// DMAC
module DMAC #(
    parameter AXI_ID_WD   = 2,
    parameter AXI_DATA_WD = 32,
    parameter AXI_ADDR_WD = 32,
    parameter AXI_STRB_WD = 4
)(
    input                      AXI_ACLK,
    input                      AXI_ARESETN,    
    input                      cmd_valid,
    input  [AXI_ADDR_WD-1 : 0] cmd_addr,
    input  [AXI_ID_WD-1   : 0] cmd_id,
    input  [1 : 0]             cmd_burst,
    input  [2 : 0]             cmd_size,
    input  [AXI_ADDR_WD-1 : 0] cmd_len,
    output                     cmd_ready,
    output                     cmd_abort,
    output [AXI_ADDR_WD-1 : 0] AXI_AWADDR,
    output [AXI_ID_WD-1   : 0] AXI_AWID,
    output [1 : 0]             AXI_AWBURST,
    output [2 : 0]             AXI_AWSIZE,
    output [7 : 0]             AXI_AWLEN,
    output                     AXI_AWVALID,
    input                      AXI_AWREADY,
    output [AXI_DATA_WD-1 : 0] AXI_WDATA,
    output [AXI_STRB_WD-1 : 0] AXI_WSTRB,
    output                     AXI_WLAST,
    output                     AXI_WVALID,
    input                      AXI_WREADY,
    input  [AXI_ID_WD-1   : 0] AXI_BID,
    input  [1 : 0]             AXI_BRESP,
    input                      AXI_BVALID,
    output                     AXI_BREADY,
    output [AXI_ADDR_WD-1 : 0] AXI_ARADDR,
    output [AXI_ID_WD-1   : 0] AXI_ARID,
    output [1 : 0]             AXI_ARBURST,
    output [2 : 0]             AXI_ARSIZE,
  ...
export LEC_CHECK = 0
export ABC_AREA = 0
export CAP_MARGIN = 0
export CORE_MARGIN = 2
export CORE_UTILIZATION = 72
export CTS_CLUSTER_DIAMETER = 43
export CTS_CLUSTER_SIZE = 58
export MAX_ROUTING_LAYER = met5
export MIN_ROUTING_LAYER = met1
export PLACE_DENSITY_LB_ADDON = 0.25
export SETUP_SLACK_MARGIN = 0.51
export SLEW_MARGIN = 20
export TNS_END_PERCENT = 80
create_clock -name core_clock -period 3.34 [get_ports {AXI_ACLK}]
run.sh (not shown) runs the stock make flow with config.mk's settings and CLKGATE_MAP_FILE=.
The starting point aborted during global routing with GRT-0232.
Edit:
Settings changed: ABC_AREA 0 to not set, CAP_MARGIN 0 to 20, CORE_UTILIZATION 72 to 14, CTS_CLUSTER_DIAMETER 43 to not set, CTS_CLUSTER_SIZE 58 to not set, MAX_ROUTING_LAYER met5 to not set, MIN_ROUTING_LAYER met1 to not set, PLACE_DENSITY_LB_ADDON 0.25 to not set, SETUP_SLACK_MARGIN 0.51 to not set, TNS_END_PERCENT 80 to not set.
Clock period 3.34 ns to 9.12 ns, I/O delays scaled along.
After rerunning:
- The changed run passed the timing, DRC and antenna checks
- area after synthesis does not change
- die area rises to 5.0 times its value
- synthesized cell count does not change
Edit:
Settings changed: CORE_UTILIZATION 14 to 40.
Clock period 9.12 ns to 3.97 ns, I/O delays scaled along.
After rerunning: The new run produced a clean layout. First-iteration DRC count goes up by 3.9%. Via count goes down by 1.0%. Cell area goes down by 5.2%. Total power goes up by 130%. Setup slack gets worse by 3600 ps. Final cell count goes down by 29%.
Edit:
Settings changed: CELL_PAD_IN_SITES_GLOBAL_PLACEMENT set to 2.
Clock period 3.97 ns to 6.64 ns, I/O delays scaled along.
Result:
- setup slack improved by 1600 ps
- final area drops by about 0.56%
- via count drops by about 1.9%
- clock power drops by 37%
- final cell count drops by about 0.9%
- hold slack got worse by 7.8 ps
- core utilization drops by 0.28 points
- global-route usage climbs by 0.69 points
- total power drops by 39%

* * *

Starting RTL as in the previous note.
clock: 2.85 ns
lec_check: 0
abc_area: 1
cap_margin: 40
core_margin: 2
core_utilization: 70
cts_cluster_diameter: 30
cts_cluster_size: 58
hold_slack_margin: 0.3
max_routing_layer: met5
min_routing_layer: met1
place_density_lb_addon: 0.28
setup_slack_margin: -0.14
slew_margin: 20
tns_end_percent: 80
The starting point ended with an error in global routing.
Next try:
- ABC_AREA: 1 -> default
- CAP_MARGIN: 40 -> 20
- CORE_UTILIZATION: 70 -> 40
- CTS_CLUSTER_DIAMETER: 30 -> default
- CTS_CLUSTER_SIZE: 58 -> default
- HOLD_SLACK_MARGIN: 0.3 -> default
- MAX_ROUTING_LAYER: met5 -> default
- MIN_ROUTING_LAYER: met1 -> default
- PLACE_DENSITY_LB_ADDON: 0.28 -> default
- SETUP_SLACK_MARGIN: -0.14 -> default
- TNS_END_PERCENT: 80 -> default
- clock period: 2.85 -> 4.73 ns (I/O delays scaled with it)
The changed run completed without violations.
Area after synthesis came out lower by roughly a tenth.
Synthesized cell count went down by a quarter to a third.
Die size grows by well over a third.

* * *

== job 6761 ==
Starting RTL as in the previous note.
make LEC_CHECK=0 ABC_AREA=1 CAP_MARGIN=20 CELL_PAD_IN_SITES_DETAIL_PLACEMENT=0 CELL_PAD_IN_SITES_GLOBAL_PLACEMENT=1 CORE_MARGIN=3 CORE_UTILIZATION=32 MAX_ROUTING_LAYER=met4 MIN_ROUTING_LAYER=met2 SLEW_MARGIN=5 finish   # period 6.79 ns
Inputs modified between job 6761 and job 1494:
==> flow/config.mk <==
export PLATFORM = sky130hd
export DESIGN_NAME = DMAC
export DESIGN_NICKNAME = DMAC
export VERILOG_FILES = /design/flow/design.v
export SDC_FILE = /design/flow/constraint.sdc
export NUM_CORES = 4
export LEC_CHECK = 0
export CAP_MARGIN = 20
export CORE_MARGIN = 2
export CORE_UTILIZATION = 65
export SLEW_MARGIN = 20
==> flow/constraint.sdc <==
create_clock -name core_clock -period 3.47 [get_ports {AXI_ACLK}]
set_input_delay 0.6940 -clock core_clock [delete_from_list [all_inputs] [get_ports {AXI_ACLK}]]
set_output_delay 0.6940 -clock core_clock [all_outputs]
set_load 0.01 [all_outputs]
--- outcome ---
No crash in job 1494: every stage finished, but the layout fails its final checks due to negative setup slack.
Job 6761 reports its worst setup path startpoint as AXI_WREADY while job 1494 reports axi_master_write.aw_requests_remaining[17].
Job 1494 vs job 6761, share of final layout cell area taken by non-clock buffers went up by 2.9 points.
In the flow results for job 1494 and job 6761, the sequential power is smaller on job 6761.
Part of the power in combinational logic for job 1494: 2.5 points down relative to job 6761
Worst hold slack across all endpoints: job 1494 > job 6761
Looking at share of the clock period used by the worst path, job 1494 sits 41 points above job 6761.
Delta (job 1494 minus job 6761): part of the power in the clock network decreased 1.0 points, antenna cell count decreased 4.
### job 1494 -> job 7836
--- a/flow/config.mk
+++ b/flow/config.mk
@@ -10 +10,2 @@
-export CORE_UTILIZATION = 65
+export CORE_UTILIZATION = 68
+export CTS_CLUSTER_SIZE = 37
==> flow/constraint.sdc <==
create_clock -name core_clock -period 2.63 [get_ports {AXI_ACLK}]
set_input_delay 0.5260 -clock core_clock [delete_from_list [all_inputs] [get_ports {AXI_ACLK}]]
set_output_delay 0.5260 -clock core_clock [all_outputs]
set_load 0.01 [all_outputs]
Results
Relative to job 1494, the number of buffers added for setup after CTS of job 7836 is higher by 58.
Run status, job 7836: aborted in global routing (5_1_grt), error DPL-0038
Area of placed instances went up by a little under 10% going from job 1494 to job 7836.
Number of buffers inserted during clock tree synthesis (job 7836 over job 1494): decrease, 2.6%
Power is estimated from default activity; no workload was simulated.
